## alpha
// Pipelined_Processor
module Pipelined_Processor(
input CLK,
input reset,
output [7:0] imem_addr,
input [15:0] imem_data,
output [7:0] dmem_addr,
output [7:0] dmem_wdata,
output dmem_we,
input [7:0] dmem_rdata,
output [7:0] result 
   );
wire pcsrc;
wire [7:0] pcplus1_f;
wire [7:0] pcnext_f;
wire [7:0] pc_f, pc_d;
wire [15:0] instr_f, instr_d;
wire signed [7:0] SrcA_d, SrcA_e;
wire signed [7:0] RD1e, RD2e;  
wire signed [7:0] SrcB ;
wire Zero;
wire [7:0] ALUResult_e, ALUResult_m, ALUResult_w;
wire [3:0] ALUControl_d, ALUControl_e;
wire ALUSrc_d, ALUSrc_e, ResultSrc_e, ResultSrc_d, ResultSrc_m, ResultSrc_w;
wire [7:0] pcplus1_d, pcplus1_e, pcplus1_m, pcplus1_w;
wire [2:0] a1_d, Rs1D, Rs2D;
wire [2:0] Rs1E, Rs2E;
wire [2:0] a1_e, a1_m, a1_w;  
wire [3:0] opcode;
wire [2:0] funct;
wire [7:0] SrcB_reg, SrcB_reg_e, SrcB_reg_m;
wire [7:0] wrtdata;
wire [7:0] read_data_w, read_data_m;
wire MemWrite_d, MemWrite_e, MemWrite_m;
wire regwrite_d, regwrite_e, regwrite_w, regwrite_m;
wire [7:0] ImmExt_d, ImmExt_e;  
wire [1:0] ForwardAE, ForwardBE;
wire stallF, flushD, stallD, flushE;
  ...
==> flow/config.mk <==
export PLATFORM = sky130hd
export DESIGN_NAME = Pipelined_Processor
export DESIGN_NICKNAME = Pipelined_Processor
export VERILOG_FILES = /design/flow/design.v
export SDC_FILE = /design/flow/constraint.sdc
export NUM_CORES = 4
export LEC_CHECK = 0
export CAP_MARGIN = 20
export CELL_PAD_IN_SITES_GLOBAL_PLACEMENT = 0
export CORE_MARGIN = 2
export CORE_UTILIZATION = 72
export CTS_CLUSTER_SIZE = 99
export GPL_ROUTABILITY_DRIVEN = 1
export GPL_TIMING_DRIVEN = 1
export HOLD_SLACK_MARGIN = -0.02
export MAX_ROUTING_LAYER = met5
export PLACE_DENSITY = 0.67
export SETUP_SLACK_MARGIN = 1.64
export SLEW_MARGIN = 20
export TNS_END_PERCENT = 75
==> flow/constraint.sdc <==
create_clock -name core_clock -period 14.1 [get_ports {CLK}]
set_input_delay 2.8200 -clock core_clock [delete_from_list [all_inputs] [get_ports {CLK}]]
set_output_delay 2.8200 -clock core_clock [all_outputs]
set_load 0.01 [all_outputs]
run.sh (not shown) runs the stock make flow with config.mk's settings and CLKGATE_MAP_FILE=.
As the logs show, alpha stopped at global routing (5_1_grt) after a tool error, so it never reached the end of the flow.
Changes in beta relative to alpha:
# alpha
export LEC_CHECK = 0
export CAP_MARGIN = 20
export CELL_PAD_IN_SITES_GLOBAL_PLACEMENT = 0
export CORE_MARGIN = 2
export CORE_UTILIZATION = 72
export CTS_CLUSTER_SIZE = 99
export GPL_ROUTABILITY_DRIVEN = 1
export GPL_TIMING_DRIVEN = 1
export HOLD_SLACK_MARGIN = -0.02
export MAX_ROUTING_LAYER = met5
export PLACE_DENSITY = 0.67
export SETUP_SLACK_MARGIN = 1.64
export SLEW_MARGIN = 20
export TNS_END_PERCENT = 75
create_clock -name core_clock -period 14.1 [get_ports {CLK}]
# beta
export LEC_CHECK = 0
export CAP_MARGIN = 20
export CELL_PAD_IN_SITES_GLOBAL_PLACEMENT = 0
export CORE_ASPECT_RATIO = 0.5
export CORE_MARGIN = 5
export CORE_UTILIZATION = 70
export CTS_CLUSTER_DIAMETER = 299
export CTS_CLUSTER_SIZE = 92
export GPL_ROUTABILITY_DRIVEN = 1
export GPL_TIMING_DRIVEN = 1
export HOLD_SLACK_MARGIN = -0.02
export MAX_ROUTING_LAYER = met5
export PLACE_DENSITY = 0.41
export SLEW_MARGIN = 20
export TNS_END_PERCENT = 10
create_clock -name core_clock -period 14.1 [get_ports {CLK}]
==> comparison <==
- beta vs. alpha: width of the die went up about 47%; XOR/XNOR share of the synthesized area comparable; post-CTS repair timing setup buffer count saw a decrease; die area rose by 13%; detailed placement HPWL grew by 1.7%.
- Re sink count of the clock tree: no difference whatsoever between beta and alpha.
- Comparing floorplan die height for alpha and beta, the bigger number came from alpha.
- beta went all the way through the flow, and no timing, DRC or antenna check failed.
- Cmp alpha and beta / post-cts resize count / lower: beta
- Higher weighted congestion reported at the end of routability-driven placement goes to alpha over beta.
The following lists how gamma was set up differently from beta:
# beta
export LEC_CHECK = 0
export CAP_MARGIN = 20
export CELL_PAD_IN_SITES_GLOBAL_PLACEMENT = 0
export CORE_ASPECT_RATIO = 0.5
export CORE_MARGIN = 5
export CORE_UTILIZATION = 70
export CTS_CLUSTER_DIAMETER = 299
export CTS_CLUSTER_SIZE = 92
export GPL_ROUTABILITY_DRIVEN = 1
export GPL_TIMING_DRIVEN = 1
export HOLD_SLACK_MARGIN = -0.02
export MAX_ROUTING_LAYER = met5
export PLACE_DENSITY = 0.41
export SLEW_MARGIN = 20
export TNS_END_PERCENT = 10
create_clock -name core_clock -period 14.1 [get_ports {CLK}]
# gamma
export LEC_CHECK = 0
export CAP_MARGIN = 20
export CELL_PAD_IN_SITES_GLOBAL_PLACEMENT = 0
export CORE_MARGIN = 2
export CORE_UTILIZATION = 72
export CTS_CLUSTER_SIZE = 14
export GPL_ROUTABILITY_DRIVEN = 1
export GPL_TIMING_DRIVEN = 1
export HOLD_SLACK_MARGIN = -0.02
export MAX_ROUTING_LAYER = met5
export PLACE_DENSITY = 0.67
export SETUP_SLACK_MARGIN = 1.64
export SLEW_MARGIN = 20
export TNS_END_PERCENT = 75
create_clock -name core_clock -period 14.1 [get_ports {CLK}]
Notes after the runs:
- Across beta and gamma, a clean result was obtained everywhere but in gamma.
- The flow ended early for gamma: it failed with a tool error in global routing (5_1_grt).
- Compared to beta, gamma has overall die height about 30% higher.
- Any difference in yosys synthesis chip area between beta and gamma is small enough to ignore.
- Compared with beta, gamma shows die size lower by about 12%.
- As far as fraction of the mapped netlist area in simple logic gates goes, gamma and beta are indistinguishable; the numbers are identical.
- Number of gates resized after cts is lower on beta
Modified inputs, delta compared to gamma
# gamma
export LEC_CHECK = 0
export CAP_MARGIN = 20
export CELL_PAD_IN_SITES_GLOBAL_PLACEMENT = 0
export CORE_MARGIN = 2
export CORE_UTILIZATION = 72
export CTS_CLUSTER_SIZE = 14
export GPL_ROUTABILITY_DRIVEN = 1
export GPL_TIMING_DRIVEN = 1
export HOLD_SLACK_MARGIN = -0.02
export MAX_ROUTING_LAYER = met5
export PLACE_DENSITY = 0.67
export SETUP_SLACK_MARGIN = 1.64
export SLEW_MARGIN = 20
export TNS_END_PERCENT = 75
create_clock -name core_clock -period 14.1 [get_ports {CLK}]
# delta
export LEC_CHECK = 0
export CAP_MARGIN = 20
export CELL_PAD_IN_SITES_GLOBAL_PLACEMENT = 0
export CORE_MARGIN = 2
export CORE_UTILIZATION = 66
export CTS_CLUSTER_SIZE = 43
export GPL_ROUTABILITY_DRIVEN = 1
export GPL_TIMING_DRIVEN = 1
export HOLD_SLACK_MARGIN = -0.02
export MAX_ROUTING_LAYER = met5
export PLACE_DENSITY = 0.67
export SETUP_SLACK_MARGIN = 1.64
export SLEW_MARGIN = 20
export TNS_END_PERCENT = 75
create_clock -name core_clock -period 14.1 [get_ports {CLK}]
--- outcome ---
- delta completed; timing, DRC and antenna clean
- Note that the post-CTS setup repair buffer count recorded for delta amounts to 0.836 times the value seen in gamma.
- Post-synthesis cell count came out exactly the same in gamma and delta.
- Diff gamma -> delta: number of rows in the core area higher; number of instances in the placed design higher; cell resize tally after clock tree synthesis lower; instance area after placement higher.
- Compared with gamma, in delta die area higher; placed wire-length estimate lower.
Inputs modified between delta and epsilon:
# delta
export LEC_CHECK = 0
export CAP_MARGIN = 20
export CELL_PAD_IN_SITES_GLOBAL_PLACEMENT = 0
export CORE_MARGIN = 2
export CORE_UTILIZATION = 66
export CTS_CLUSTER_SIZE = 43
export GPL_ROUTABILITY_DRIVEN = 1
export GPL_TIMING_DRIVEN = 1
export HOLD_SLACK_MARGIN = -0.02
export MAX_ROUTING_LAYER = met5
export PLACE_DENSITY = 0.67
export SETUP_SLACK_MARGIN = 1.64
export SLEW_MARGIN = 20
export TNS_END_PERCENT = 75
create_clock -name core_clock -period 14.1 [get_ports {CLK}]
# epsilon
export LEC_CHECK = 0
export CAP_MARGIN = 20
export CELL_PAD_IN_SITES_GLOBAL_PLACEMENT = 0
export CORE_ASPECT_RATIO = 1.99
export CORE_MARGIN = 5
export CORE_UTILIZATION = 58
export CTS_CLUSTER_DIAMETER = 299
export CTS_CLUSTER_SIZE = 92
export GPL_ROUTABILITY_DRIVEN = 1
export GPL_TIMING_DRIVEN = 1
export HOLD_SLACK_MARGIN = -0.02
export MAX_ROUTING_LAYER = met5
export PLACE_DENSITY = 0.41
export SLEW_MARGIN = 0
export TNS_END_PERCENT = 10
create_clock -name core_clock -period 14.1 [get_ports {CLK}]
Results
- delta | status: complete | timing, DRC, antenna: pass
- epsilon: flow completed, timing, DRC and antenna clean
- [compare] base=delta new=epsilon: worst clock skew went up by 3.7 ps; area growth from synthesis to layout shows a reduction of 5.6 points; area taken by flip-flops and latches closely matched the old numbers; post-CTS resize count went down by 60; number of gates on the worst path with buffers counted dropped 6.8%.
- Between delta and epsilon, the flow reports post-layout total power decreasing by more than 10%.
- [compare] base=delta new=epsilon: area fraction in compound gates ~0 delta, global-route track usage on met3 +0.24 points.
Power and IR drop assume default switching activity.
